==> flow/design.v <==
module Cfu (
    input               cmd_valid,
    output              cmd_ready,
    input      [9:0]    cmd_payload_function_id,
    input      [31:0]   cmd_payload_inputs_0,
    input      [31:0]   cmd_payload_inputs_1,
    output reg          rsp_valid,
    input               rsp_ready,
    output reg [31:0]   rsp_payload_outputs_0,
    input               reset,
    input               clk
);
    wire signed [15:0] prod_0, prod_1, prod_2, prod_3;
    assign prod_0 = ($signed(cmd_payload_inputs_0[7:0])) * $signed(cmd_payload_inputs_1[7:0]);
    assign prod_1 = ($signed(cmd_payload_inputs_0[15:8])) * $signed(cmd_payload_inputs_1[15:8]);
    assign prod_2 = ($signed(cmd_payload_inputs_0[23:16])) * $signed(cmd_payload_inputs_1[23:16]);
    assign prod_3 = ($signed(cmd_payload_inputs_0[31:24])) * $signed(cmd_payload_inputs_1[31:24]);
    wire signed [31:0] sum_prods;
    assign sum_prods = prod_0 + prod_1 + prod_2 + prod_3;
    assign cmd_ready = ~rsp_valid;   
    always @(posedge clk) begin
        if (reset) begin
            rsp_payload_outputs_0 <= 32'b0;
            rsp_valid <= 1'b0;
        end else if (rsp_valid) begin
                rsp_valid <= ~rsp_ready;
            end else if (cmd_valid) begin
                    rsp_valid <= 1'b1;
                    rsp_payload_outputs_0 <= |cmd_payload_function_id[9:3]
                        ? 32'b0
                        : rsp_payload_outputs_0 + sum_prods;
                end
            end
endmodule
clock: 12.0 ns
lec_check: 0
abc_area: 1
cap_margin: 20
cell_pad_in_sites_detail_placement: 2
core_aspect_ratio: 0.75
core_margin: 9
core_utilization: 44
cts_cluster_size: 30
max_routing_layer: met5
min_routing_layer: met2
setup_slack_margin: -0.59
slew_margin: 30
tns_end_percent: 25
run.sh (not shown) runs the stock make flow with config.mk's settings and CLKGATE_MAP_FILE=.
The baseline died in global routing with GRT-0232.
==> next run, changes <==
ABC_AREA = default   (was 1)
CORE_ASPECT_RATIO = default   (was 0.75)
CORE_MARGIN = 2   (was 9)
CORE_UTILIZATION = 58   (was 44)
CTS_CLUSTER_SIZE = default   (was 30)
GPL_TIMING_DRIVEN = 0   (was default)
HOLD_SLACK_MARGIN = 0.23   (was default)
MIN_ROUTING_LAYER = default   (was met2)
SETUP_SLACK_MARGIN = default   (was -0.59)
SLEW_MARGIN = 20   (was 30)
TNS_END_PERCENT = default   (was 25)
Effect: The changed run stopped in detailed placement (DPL-0033). Synthesized area came out lower by 7.8%. Synthesized cell count came out lower by 24%. Die size came out lower by 39%.

build 80:
Starts from the design.v that is shown in full above.
make LEC_CHECK=0 ABC_AREA=1 CAP_MARGIN=20 CORE_MARGIN=2 CORE_UTILIZATION=71 CTS_CLUSTER_DIAMETER=27 CTS_CLUSTER_SIZE=11 MAX_ROUTING_LAYER=met4 PLACE_DENSITY_LB_ADDON=0.24 SLEW_MARGIN=20 TNS_END_PERCENT=5 finish   # period 9.96 ns
No crash in build 80: every stage finished, but the layout fails its final checks due to setup timing.
Input-level comparison between build 81 and build 80:
# build 80
export LEC_CHECK = 0
export ABC_AREA = 1
export CAP_MARGIN = 20
export CORE_MARGIN = 2
export CORE_UTILIZATION = 71
export CTS_CLUSTER_DIAMETER = 27
export CTS_CLUSTER_SIZE = 11
export MAX_ROUTING_LAYER = met4
export PLACE_DENSITY_LB_ADDON = 0.24
export SLEW_MARGIN = 20
export TNS_END_PERCENT = 5
create_clock -name core_clock -period 9.96 [get_ports {clk}]
# build 81
export LEC_CHECK = 0
export CAP_MARGIN = 20
export CORE_MARGIN = 2
export CORE_UTILIZATION = 59
export SLEW_MARGIN = 20
create_clock -name core_clock -period 9.78 [get_ports {clk}]
### Flow results
Build 81 vs build 80, cell with the largest stage delay on the worst path: sky130_fd_sc_hd__fa_2 vs sky130_fd_sc_hd__fa_1
Every stage of build 81 finished as expected; the final checks, on the other hand, flagged setup timing, which means the layout fails.
Y dimension of the die (build 81 over build 80): increase, 5.2%
Build 81 vs. build 80: flip-flop count now sits at about the same level, worst path setup slack after routing up 110 ps.
Inputs modified between build 81 and build 52:
# build 81
export LEC_CHECK = 0
export CAP_MARGIN = 20
export CORE_MARGIN = 2
export CORE_UTILIZATION = 59
export SLEW_MARGIN = 20
create_clock -name core_clock -period 9.78 [get_ports {clk}]
# build 52
export LEC_CHECK = 0
export CAP_MARGIN = 20
export CORE_MARGIN = 2
export CORE_UTILIZATION = 66
export CTS_CLUSTER_DIAMETER = 27
export SLEW_MARGIN = 20
create_clock -name core_clock -period 9.86 [get_ports {clk}]
Results
- [compare] base=build 81 new=build 52: routing usage on met3 +0.99 points, tally of clock buffers in the finished layout -1.
- Global-route usage up 4.3 points in build 52 wrt build 81
- Build 52 ends up with higher transition time of the tightest slew-check pin than build 81 does.
- Taking build 81 as the reference, in build 52 fraction of standard cell area that is sequential closely matched the old numbers; final non-filler cell total decreased by 2.8% relative to the old numbers.
- Build 52: flow complete, layout not clean; failing: setup timing
- Horizontal die dimension shrinks by a few percent when moving from build 81 to build 52.
- Comparing wire length of the first global-routing pass for build 52 and build 81, the smaller number came from build 81.
[inputs] build 66 vs build 52
# build 52
export LEC_CHECK = 0
export CAP_MARGIN = 20
export CORE_MARGIN = 2
export CORE_UTILIZATION = 66
export CTS_CLUSTER_DIAMETER = 27
export SLEW_MARGIN = 20
create_clock -name core_clock -period 9.86 [get_ports {clk}]
# build 66
export LEC_CHECK = 0
export CAP_MARGIN = 20
export CORE_MARGIN = 2
export CORE_UTILIZATION = 40
export SLEW_MARGIN = 20
create_clock -name core_clock -period 12.0 [get_ports {clk}]
## What came out
Build 66 has completed all stages; timing, DRC and antenna checks passed.
Between build 52 and build 66, the initial antenna violation count figures differ only marginally.
After detailed routing, build 52 needs more wire than build 66.
Against build 52, non-clock buffer count in build 66 fell by more than half.
Cmp build 66 vs build 52: area after detailed placement lower in build 66
[compare] base=build 52 new=build 66: global-route usage shrank by 15 points; number of filler cells placed in the layout went up.
### build 66 -> build 97
# build 66
export LEC_CHECK = 0
export CAP_MARGIN = 20
export CORE_MARGIN = 2
export CORE_UTILIZATION = 40
export SLEW_MARGIN = 20
create_clock -name core_clock -period 12.0 [get_ports {clk}]
# build 97
export LEC_CHECK = 0
export CAP_MARGIN = 20
export CORE_ASPECT_RATIO = 1.26
export CORE_MARGIN = 2
export CORE_UTILIZATION = 40
export SETUP_SLACK_MARGIN = -1.13
export SLEW_MARGIN = 20
export TNS_END_PERCENT = 15
create_clock -name core_clock -period 12.0 [get_ports {clk}]
--- outcome ---
Build 97: number of global-route vias before repair 9.0% above build 66. In build 97 relative to build 66, inserted tap cell count had gone down by a few percent. Worst hold slack: build 66 vs build 97, no meaningful difference. Relative to build 66, the critical path depth measured on build 97 has increased by more than 10%. Build 97 vs. build 66: sequential cell count barely changed, clock period minus worst slack climbed 66 ps.
